// matvecmult
module matvecmult(
    CLK,
    RST,
    vector_x,
    vector_b,
    vector_y,
    Q,
    A,
    finish
);
input               CLK;
input               RST;
input       [127:0]	vector_x;
input       [127:0]	vector_b;
output  reg [127:0]	vector_y;
input       [127:0]	Q;
output  reg [3:0]   A;
output  reg         finish;
integer i;
integer j;
reg [7:0] vector_x_w[0:15],vector_x_r[0:15];
reg [7:0] vector_b_w[0:15],vector_b_r[0:15];
reg [7:0] vector_y_w[0:15],vector_y_r[0:15];
reg [7:0] part_matrix_a_w[0:15],part_matrix_a_r[0:15];
reg       finish_w,finish_r;
reg [3:0] counter_w,counter_r;
reg [7:0] temp;
always @(*) begin
    vector_x_w[0] = vector_x[7:0];
    vector_x_w[1] = vector_x[15:8];
    vector_x_w[2] = vector_x[23:16];
    vector_x_w[3] = vector_x[31:24];
    vector_x_w[4] = vector_x[39:32];
    vector_x_w[5] = vector_x[47:40];
    vector_x_w[6] = vector_x[55:48];
    vector_x_w[7] = vector_x[63:56];
    vector_x_w[8] = vector_x[71:64];
    vector_x_w[9] = vector_x[79:72];
    vector_x_w[10] = vector_x[87:80];
    vector_x_w[11] = vector_x[95:88];
    vector_x_w[12] = vector_x[103:96];
    vector_x_w[13] = vector_x[111:104];
    vector_x_w[14] = vector_x[119:112];
    vector_x_w[15] = vector_x[127:120];
    vector_b_w[0] = vector_b[7:0];
    vector_b_w[1] = vector_b[15:8];
    vector_b_w[2] = vector_b[23:16];
    vector_b_w[3] = vector_b[31:24];
    vector_b_w[4] = vector_b[39:32];
    vector_b_w[5] = vector_b[47:40];
  ...
Size: about 3100 cells after synthesis, about 130 flip-flops, ~520 I/O pins, about 0.022 mm^2 of cells after synthesis.
export LEC_CHECK = 0
export ABC_AREA = 1
export CAP_MARGIN = 30
export CELL_PAD_IN_SITES_DETAIL_PLACEMENT = 0
export CORE_ASPECT_RATIO = 0.5
export CORE_MARGIN = 2
export CORE_UTILIZATION = 43
export CTS_CLUSTER_DIAMETER = 247
export CTS_CLUSTER_SIZE = 48
export GPL_ROUTABILITY_DRIVEN = 1
export MIN_ROUTING_LAYER = met1
export PLACE_DENSITY_LB_ADDON = 0.29
export SETUP_SLACK_MARGIN = -0.76
export SLEW_MARGIN = 20
export TNS_END_PERCENT = 5
create_clock -name core_clock -period 11.2 [get_ports {CLK}]
run.sh (not shown) runs the stock make flow with config.mk's settings and CLKGATE_MAP_FILE=.
The starting point completed with no timing, DRC or antenna violations.
==> next run, changes <==
CELL_PAD_IN_SITES_DETAIL_PLACEMENT = 2   (was 0)
CORE_ASPECT_RATIO = 1.29   (was 0.5)
CORE_UTILIZATION = 30   (was 43)
CTS_CLUSTER_DIAMETER = default   (was 247)
CTS_CLUSTER_SIZE = 61   (was 48)
GPL_ROUTABILITY_DRIVEN = 0   (was 1)
MAX_ROUTING_LAYER = met4   (was default)
MIN_ROUTING_LAYER = met2   (was met1)
PLACE_DENSITY_LB_ADDON = 0.27   (was 0.29)
SETUP_SLACK_MARGIN = 0.16   (was -0.76)
TNS_END_PERCENT = 65   (was 5)
The changed run ended with an error in global routing with GRT-0232.
Die size rose by about 40%.
Synthesized area is unchanged.
Synthesized cell count does not change.
==> next run, changes <==
CELL_PAD_IN_SITES_DETAIL_PLACEMENT = 0   (was 2)
CORE_ASPECT_RATIO = 1.76   (was 1.29)
CORE_UTILIZATION = 43   (was 30)
CTS_CLUSTER_DIAMETER = 247   (was default)
CTS_CLUSTER_SIZE = 48   (was 61)
GPL_ROUTABILITY_DRIVEN = 1   (was 0)
MAX_ROUTING_LAYER = default   (was met4)
MIN_ROUTING_LAYER = met1   (was met2)
PLACE_DENSITY_LB_ADDON = 0.29   (was 0.27)
SETUP_SLACK_MARGIN = -0.76   (was 0.16)
SLEW_MARGIN = 0   (was 20)
TNS_END_PERCENT = 5   (was 65)
- The changed run produced a clean layout
- die area drops by a quarter to a third
- area after synthesis is unchanged
- synthesized cell count does not change
==> next run, changes <==
CORE_ASPECT_RATIO = default   (was 1.76)
CORE_UTILIZATION = 30   (was 43)
SLEW_MARGIN = 20   (was 0)
The changed run produced a clean layout.
First-iteration DRC count went up by 44%.
Setup slack is worse by 0.025 ns.
Synthesized cell count is unchanged.
Cell area increases by 1.5%.
Global-route usage went down by 10 points.
Via count shrinks by 3.2%.
Wire length shrinks by 4.3%.
Utilization falls by 17 points.
Clock-buffer cell count fell by 12.

========
## run 1
Starting RTL as in the previous note.
clock: 3.17 ns
lec_check: 0
cap_margin: 20
core_margin: 2
core_utilization: 72
cts_cluster_diameter: 25
cts_cluster_size: 11
place_density_lb_addon: 0.14
setup_slack_margin: 0.93
slew_margin: 20
Tool error FLW-0024 stopped run 1 during global placement; no final results.
Modified inputs, run 2 compared to run 1
==> flow/config.mk <==
export PLATFORM = sky130hd
export DESIGN_NAME = matvecmult
export DESIGN_NICKNAME = matvecmult
export VERILOG_FILES = /design/flow/design.v
export SDC_FILE = /design/flow/constraint.sdc
export NUM_CORES = 4
export LEC_CHECK = 0
export CAP_MARGIN = 20
export CORE_MARGIN = 2
export CORE_UTILIZATION = 40
export SLEW_MARGIN = 20
==> flow/constraint.sdc <==
create_clock -name core_clock -period 10.0 [get_ports {CLK}]
set_input_delay 2.0000 -clock core_clock [delete_from_list [all_inputs] [get_ports {CLK}]]
set_output_delay 2.0000 -clock core_clock [all_outputs]
set_load 0.01 [all_outputs]
--- outcome ---
Diff run 1 -> run 2: area fraction in xor and xnor cells closely matched the old numbers, yosys-reported design area after synthesis closely matched the old numbers, count of flip-flops with a built-in enable after synthesis closely matched the old numbers. On area of the mapped netlist, run 2 and run 1 are basically level. Comparing run 2 against run 1, there is no change at all in floorplan net count. Re core utilization before placement: run 1 was higher than run 2. No stage failed in run 2, and the final checks on the layout all came back clean. NOTE die span in x run 1->run 2 increased by more than a quarter. Diff run 2 and run 1: row count lower in run 1. Core footprint: run 2 worse than run 1. The die size of run 2 exceeds that of run 1 by 78%. Vertical die dimension: run 2 vs run 1 up 33%.
Inputs modified between run 2 and run 3:
diff --git a/flow/config.mk b/flow/config.mk
--- a/flow/config.mk
+++ b/flow/config.mk
@@ -6,6 +6,16 @@
 export NUM_CORES = 4
 export LEC_CHECK = 0
-export CAP_MARGIN = 20
-export CORE_MARGIN = 2
-export CORE_UTILIZATION = 40
+export CAP_MARGIN = 0
+export CELL_PAD_IN_SITES_GLOBAL_PLACEMENT = 3
+export CORE_ASPECT_RATIO = 0.93
+export CORE_MARGIN = 7
+export CORE_UTILIZATION = 63
+export CTS_CLUSTER_DIAMETER = 50
+export CTS_CLUSTER_SIZE = 11
+export GPL_TIMING_DRIVEN = 0
+export MAX_ROUTING_LAYER = met4
+export MIN_ROUTING_LAYER = met2
+export PLACE_DENSITY_LB_ADDON = 0.1
+export SETUP_SLACK_MARGIN = 2.41
 export SLEW_MARGIN = 20
+export TNS_END_PERCENT = 75
### Flow results
- global placement without I/O: run 3 exited with error
- Standard-cell row count ends up lower on run 3.
- Per the comparison of run 3 with run 2, die width now smaller, starting density of the core went up.
- Diff run 2 -> run 3: multiplexer fraction of the synthesized cell area did not really move; area after synthesis did not really move; synthesized cell count did not really move.
- Going from run 2 to run 3, die area went down by about 30%, number of enable flip-flop cells was more or less identical.
For run 4, these inputs were changed with respect to run 3:
==> flow/config.mk <==
export PLATFORM = sky130hd
export DESIGN_NAME = matvecmult
export DESIGN_NICKNAME = matvecmult
export VERILOG_FILES = /design/flow/design.v
export SDC_FILE = /design/flow/constraint.sdc
export NUM_CORES = 4
export LEC_CHECK = 0
export CAP_MARGIN = 20
export CORE_MARGIN = 2
export CORE_UTILIZATION = 40
export MAX_ROUTING_LAYER = met4
export PLACE_DENSITY = 0.59
export SLEW_MARGIN = 20
Results
- Compared run 3 against run 4; cell area after technology mapping within noise.
- As far as post-synthesis cell type count goes, run 3 and run 4 are indistinguishable; the numbers are identical.
- Diff run 4..run 3 | sequential area share after synthesis | unchanged
- In the tables for run 4 and run 3, number of rows created at floorplan reads lower with run 3.
- Run 4 closes out successfully: all stages finished, all timing, DRC and antenna checks passed.
- As far as post-synthesis share of cell area spent on xor and xnor gates goes, run 3 and run 4 are indistinguishable; the numbers are identical.
- Summary of run 4 over run 3: die outline height rose 22%; overall die width rose about 14%; core utilization at floorplan fell 24 points.
What run 5 does differently from run 4 at the input level:
diff --git a/flow/config.mk b/flow/config.mk
--- a/flow/config.mk
+++ b/flow/config.mk
@@ -6,8 +6,12 @@
 export NUM_CORES = 4
 export LEC_CHECK = 0
+export ABC_AREA = 1
 export CAP_MARGIN = 20
 export CORE_MARGIN = 2
-export CORE_UTILIZATION = 40
-export MAX_ROUTING_LAYER = met4
-export PLACE_DENSITY = 0.59
+export CORE_UTILIZATION = 46
+export CTS_CLUSTER_DIAMETER = 227
+export CTS_CLUSTER_SIZE = 90
+export GPL_TIMING_DRIVEN = 0
+export PLACE_DENSITY = 0.37
 export SLEW_MARGIN = 20
+export TNS_END_PERCENT = 35
Findings:
- The flow for run 5 finished, though final verification flagged negative setup slack.
- In run 5 the fraction of the yosys area taken by sequential cells turned out 1.5 points lower than in run 4.
- Looking only at routed length on met3, and setting everything else aside, the lower value of run 4 and run 5 goes to run 4.
- Run 4 tops out at a higher clock frequency than run 5.
- Between run 4 and run 5, the flow reports horizontal die size decreasing by a few percent.

========
== exp/zinc ==
The RTL this note starts from:
==> flow/design.v <==
module matvecmult(
    CLK,
    RST,
    vector_x,
    vector_b,
    vector_y,
    Q,
    A,
    finish
);
input               CLK;
input               RST;
input       [127:0]	vector_x;
input       [127:0]	vector_b;
output  reg [127:0]	vector_y;
input       [127:0]	Q;
output  reg [3:0]   A;
output  reg         finish;
integer i;
integer j;
reg [7:0] vector_x_w[0:15],vector_x_r[0:15];
reg [7:0] vector_b_w[0:15],vector_b_r[0:15];
reg [7:0] vector_y_w[0:15],vector_y_r[0:15];
reg [7:0] part_matrix_a_w[0:15],part_matrix_a_r[0:15];
reg       finish_w,finish_r;
reg [3:0] counter_w,counter_r;
reg [7:0] temp;
always @(*) begin
    vector_x_w[0] = vector_x[7:0];
    vector_x_w[1] = vector_x[15:8];
    vector_x_w[2] = vector_x[23:16];
    vector_x_w[3] = vector_x[31:24];
    vector_x_w[4] = vector_x[39:32];
    vector_x_w[5] = vector_x[47:40];
    vector_x_w[6] = vector_x[55:48];
    vector_x_w[7] = vector_x[63:56];
    vector_x_w[8] = vector_x[71:64];
    vector_x_w[9] = vector_x[79:72];
    vector_x_w[10] = vector_x[87:80];
    vector_x_w[11] = vector_x[95:88];
    vector_x_w[12] = vector_x[103:96];
    vector_x_w[13] = vector_x[111:104];
    vector_x_w[14] = vector_x[119:112];
    vector_x_w[15] = vector_x[127:120];
    vector_b_w[0] = vector_b[7:0];
    vector_b_w[1] = vector_b[15:8];
    vector_b_w[2] = vector_b[23:16];
    vector_b_w[3] = vector_b[31:24];
    vector_b_w[4] = vector_b[39:32];
    vector_b_w[5] = vector_b[47:40];
    vector_b_w[6] = vector_b[55:48];
    vector_b_w[7] = vector_b[63:56];
    vector_b_w[8] = vector_b[71:64];
    vector_b_w[9] = vector_b[79:72];
    vector_b_w[10] = vector_b[87:80];
    vector_b_w[11] = vector_b[95:88];
    vector_b_w[12] = vector_b[103:96];
    vector_b_w[13] = vector_b[111:104];
    vector_b_w[14] = vector_b[119:112];
    vector_b_w[15] = vector_b[127:120];
    part_matrix_a_w[0] = Q[7:0];
    part_matrix_a_w[1] = Q[15:8];
    part_matrix_a_w[2] = Q[23:16];
    part_matrix_a_w[3] = Q[31:24];
    part_matrix_a_w[4] = Q[39:32];
    part_matrix_a_w[5] = Q[47:40];
    part_matrix_a_w[6] = Q[55:48];
    part_matrix_a_w[7] = Q[63:56];
    part_matrix_a_w[8] = Q[71:64];
    part_matrix_a_w[9] = Q[79:72];
    part_matrix_a_w[10] = Q[87:80];
    part_matrix_a_w[11] = Q[95:88];
    part_matrix_a_w[12] = Q[103:96];
    part_matrix_a_w[13] = Q[111:104];
    part_matrix_a_w[14] = Q[119:112];
    part_matrix_a_w[15] = Q[127:120];
    for(i=0;i<=15;i=i+1) begin
        vector_y_w[i] = vector_y_r[i];
    end
    temp =  2*part_matrix_a_w[15]*vector_x_w[0]+
            2*part_matrix_a_w[14]*vector_x_w[1]+
            2*part_matrix_a_w[13]*vector_x_w[2]+
            2*part_matrix_a_w[12]*vector_x_w[3]+
            2*part_matrix_a_w[11]*vector_x_w[4]+
            2*part_matrix_a_w[10]*vector_x_w[5]+
            2*part_matrix_a_w[9]*vector_x_w[6]+
            2*part_matrix_a_w[8]*vector_x_w[7]+
            2*part_matrix_a_w[7]*vector_x_w[8]+
            2*part_matrix_a_w[6]*vector_x_w[9]+
            2*part_matrix_a_w[5]*vector_x_w[10]+
            2*part_matrix_a_w[4]*vector_x_w[11]+
            2*part_matrix_a_w[3]*vector_x_w[12]+
            2*part_matrix_a_w[2]*vector_x_w[13]+
            2*part_matrix_a_w[1]*vector_x_w[14]+
            2*part_matrix_a_w[0]*vector_x_w[15];
    finish_w = 1'b0;
    counter_w = counter_r;
    if(RST)
        counter_w = 1'b0;
    else if(counter_r<4'b1111) begin
        i = counter_r;
        vector_y_w[i] = vector_y_r[i]+temp+vector_b_w[i];
        counter_w = counter_r+1'b1;
    end
    else begin
        finish_w = 1'b1;
        if(finish_r==1'b0)
            vector_y_w[15] = vector_y_r[15]+temp+vector_b_w[15];
        else
            vector_y_w[15] = vector_y_r[15];
    end
    finish = finish_r;
    A = counter_w;
    vector_y = {vector_y_r[15],vector_y_r[14],vector_y_r[13],vector_y_r[12],vector_y_r[11],vector_y_r[10],vector_y_r[9],vector_y_r[8],vector_y_r[7],vector_y_r[6],vector_y_r[5],vector_y_r[4],vector_y_r[3],vector_y_r[2],vector_y_r[1],vector_y_r[0]};
end
always @(posedge CLK or posedge RST) begin
    if (RST) begin
        counter_r <= 1'b0;
        finish_r <= 1'b0;
        for(i=0;i<=15;i=i+1) begin
            part_matrix_a_r[i]<=1'b0;
            vector_y_r[i]<=1'b0;
        end
    end
    else begin
        counter_r <= counter_w;
        finish_r <= finish_w;
        for(i=0;i<=15;i=i+1) begin
            part_matrix_a_r[i]<=part_matrix_a_w[i];
            vector_y_r[i]<=vector_y_w[i];
        end
    end
end
endmodule
==> flow/config.mk <==
export PLATFORM = sky130hd
export DESIGN_NAME = matvecmult
export DESIGN_NICKNAME = matvecmult
export VERILOG_FILES = /design/flow/design.v
export SDC_FILE = /design/flow/constraint.sdc
export NUM_CORES = 4
export LEC_CHECK = 0
export ABC_AREA = 1
export CAP_MARGIN = 30
export CELL_PAD_IN_SITES_DETAIL_PLACEMENT = 0
export CORE_ASPECT_RATIO = 1.76
export CORE_MARGIN = 2
export CORE_UTILIZATION = 43
export CTS_CLUSTER_DIAMETER = 247
export CTS_CLUSTER_SIZE = 48
export GPL_ROUTABILITY_DRIVEN = 1
export MIN_ROUTING_LAYER = met1
export PLACE_DENSITY_LB_ADDON = 0.29
export SETUP_SLACK_MARGIN = -1.12
export SLEW_MARGIN = 0
export TNS_END_PERCENT = 5
==> flow/constraint.sdc <==
create_clock -name core_clock -period 11.2 [get_ports {CLK}]
set_input_delay 2.2400 -clock core_clock [delete_from_list [all_inputs] [get_ports {CLK}]]
set_output_delay 2.2400 -clock core_clock [all_outputs]
set_load 0.01 [all_outputs]
exp/zinc reached the final stage; the timing, DRC and antenna checks on its layout passed.
Changes in exp/indigo relative to exp/zinc:
Settings: clearing CTS_CLUSTER_DIAMETER, which used to be 247; clearing PLACE_DENSITY_LB_ADDON, which used to be 0.29; clearing CORE_ASPECT_RATIO, which used to be 1.76; swapping 5 for 65 in TNS_END_PERCENT; swapping 48 for 61 in CTS_CLUSTER_SIZE; clearing SETUP_SLACK_MARGIN, which used to be -1.12; swapping 43 for 65 in CORE_UTILIZATION; swapping 0 for 35 in SLEW_MARGIN; swapping 11.2 for 6.64 in the clock period (ns, I/O delays scaled along).
==> comparison <==
FAIL: exp/indigo; every other run in exp/zinc and exp/indigo is clean
exp/indigo failed in 5_1_grt with GRT-0116.
exp/indigo: setup slack after placement 3.27 ns below exp/zinc
The run showing the smaller initial standard-cell utilization of the core is exp/zinc.
Chip width, exp/indigo vs exp/zinc: up by a little under 10%
Comparing global placement routability congestion for exp/zinc and exp/indigo, the bigger number came from exp/indigo.
For post-DP HPWL, exp/zinc and exp/indigo come out practically identical.
On placed instance area, the lower figure sits with exp/zinc, not exp/indigo.
Between exp/zinc and exp/indigo, the total placed cells including tap cells is lower for exp/indigo.
Going from exp/zinc to exp/indigo, die area dropped 33%, clock buffer count from CTS dropped 8.
For exp/lagoon, these inputs were changed with respect to exp/indigo:
Settings: PLACE_DENSITY: unset -> 0.58; CORE_UTILIZATION: 65 -> 58; SETUP_SLACK_MARGIN: unset -> 0.16; SLEW_MARGIN: 35 -> 20; ABC_AREA: 1 -> 0; the clock period (ns, I/O delays scaled along): 6.64 -> 11.2.
### Flow results
Taking exp/indigo as the reference, in exp/lagoon net count after synthesis shows a reduction of 1014, number of clock sinks comparable, mapped cell area fell 8.8%.
Relative to exp/indigo, the mean area per synthesized cell of exp/lagoon is higher by 35%.
exp/lagoon completed end to end with timing, DRC and antenna clean.
exp/lagoon: post-cts repair resize count lower than exp/indigo
The post-synthesis cell type count in exp/lagoon was higher than what exp/indigo gave.
Per the comparison of exp/lagoon with exp/indigo, synthesized cell count shows a reduction of 1014, count of buffers added by post-CTS timing repair for setup shows a reduction of 24.
Setup changes, exp/lagoon to exp/onyx
Settings: CORE_UTILIZATION now 43, was 58; SLEW_MARGIN now 0, was 20; PLACE_DENSITY_LB_ADDON now 0.29, previously not set; HOLD_SLACK_MARGIN now 0.3, previously not set; ABC_AREA now 1, was 0; CTS_CLUSTER_DIAMETER now 247, previously not set; PLACE_DENSITY no longer set, was 0.58; CORE_ASPECT_RATIO now 1.76, previously not set; CTS_CLUSTER_SIZE now 48, was 61; TNS_END_PERCENT now 5, was 65; SETUP_SLACK_MARGIN now -0.76, was 0.16.
Findings:
Measured against each other, exp/onyx and exp/lagoon differ in core area, the lower figure coming from exp/lagoon.
Cmp exp/onyx vs exp/lagoon: final critical-path required period higher in exp/onyx
Compared to exp/lagoon, exp/onyx shows a narrower setup margin.
Going from exp/lagoon to exp/onyx, area of the mapped netlist grows by 9.7%.
Relative to exp/onyx, the following input files were edited for exp/umber:
Settings: a change of CORE_UTILIZATION from 43 to 60; a change of SLEW_MARGIN from 0 to 20; a change of ABC_AREA from 1 to 0; an added PLACE_DENSITY of 0.54; a change of SETUP_SLACK_MARGIN from -0.76 to -0.5; a change of CTS_CLUSTER_SIZE from 48 to 61; a deleted CTS_CLUSTER_DIAMETER that had been 247; an added MAX_ROUTING_LAYER of met4; a deleted PLACE_DENSITY_LB_ADDON that had been 0.29; a deleted CORE_ASPECT_RATIO that had been 1.76; a change of TNS_END_PERCENT from 5 to 65; a change of the clock period (ns, I/O delays scaled along) from 11.2 to 5.49.
Seen in the log of exp/umber: GRT-0232 during 5_1_grt, after which the run never completed. Share of the core filled by cells before placement in exp/umber vs exp/onyx: up 18 points. Diff exp/onyx and exp/umber: post-cts resize count lower in exp/onyx. Summary of exp/umber over exp/onyx: number of instances in the synthesized netlist moved down, die size moved down, minimum setup slack after placement moved down, share of synthesized area occupied by flip-flops and latches moved up, floorplan die height moved down. Compared with exp/onyx, exp/umber shows a higher number of library cell types mapped by synthesis. Re post-synth area from yosys stat: exp/onyx was higher than exp/umber. In the reports for exp/onyx and exp/umber, the smaller die boundary width belongs to exp/onyx.
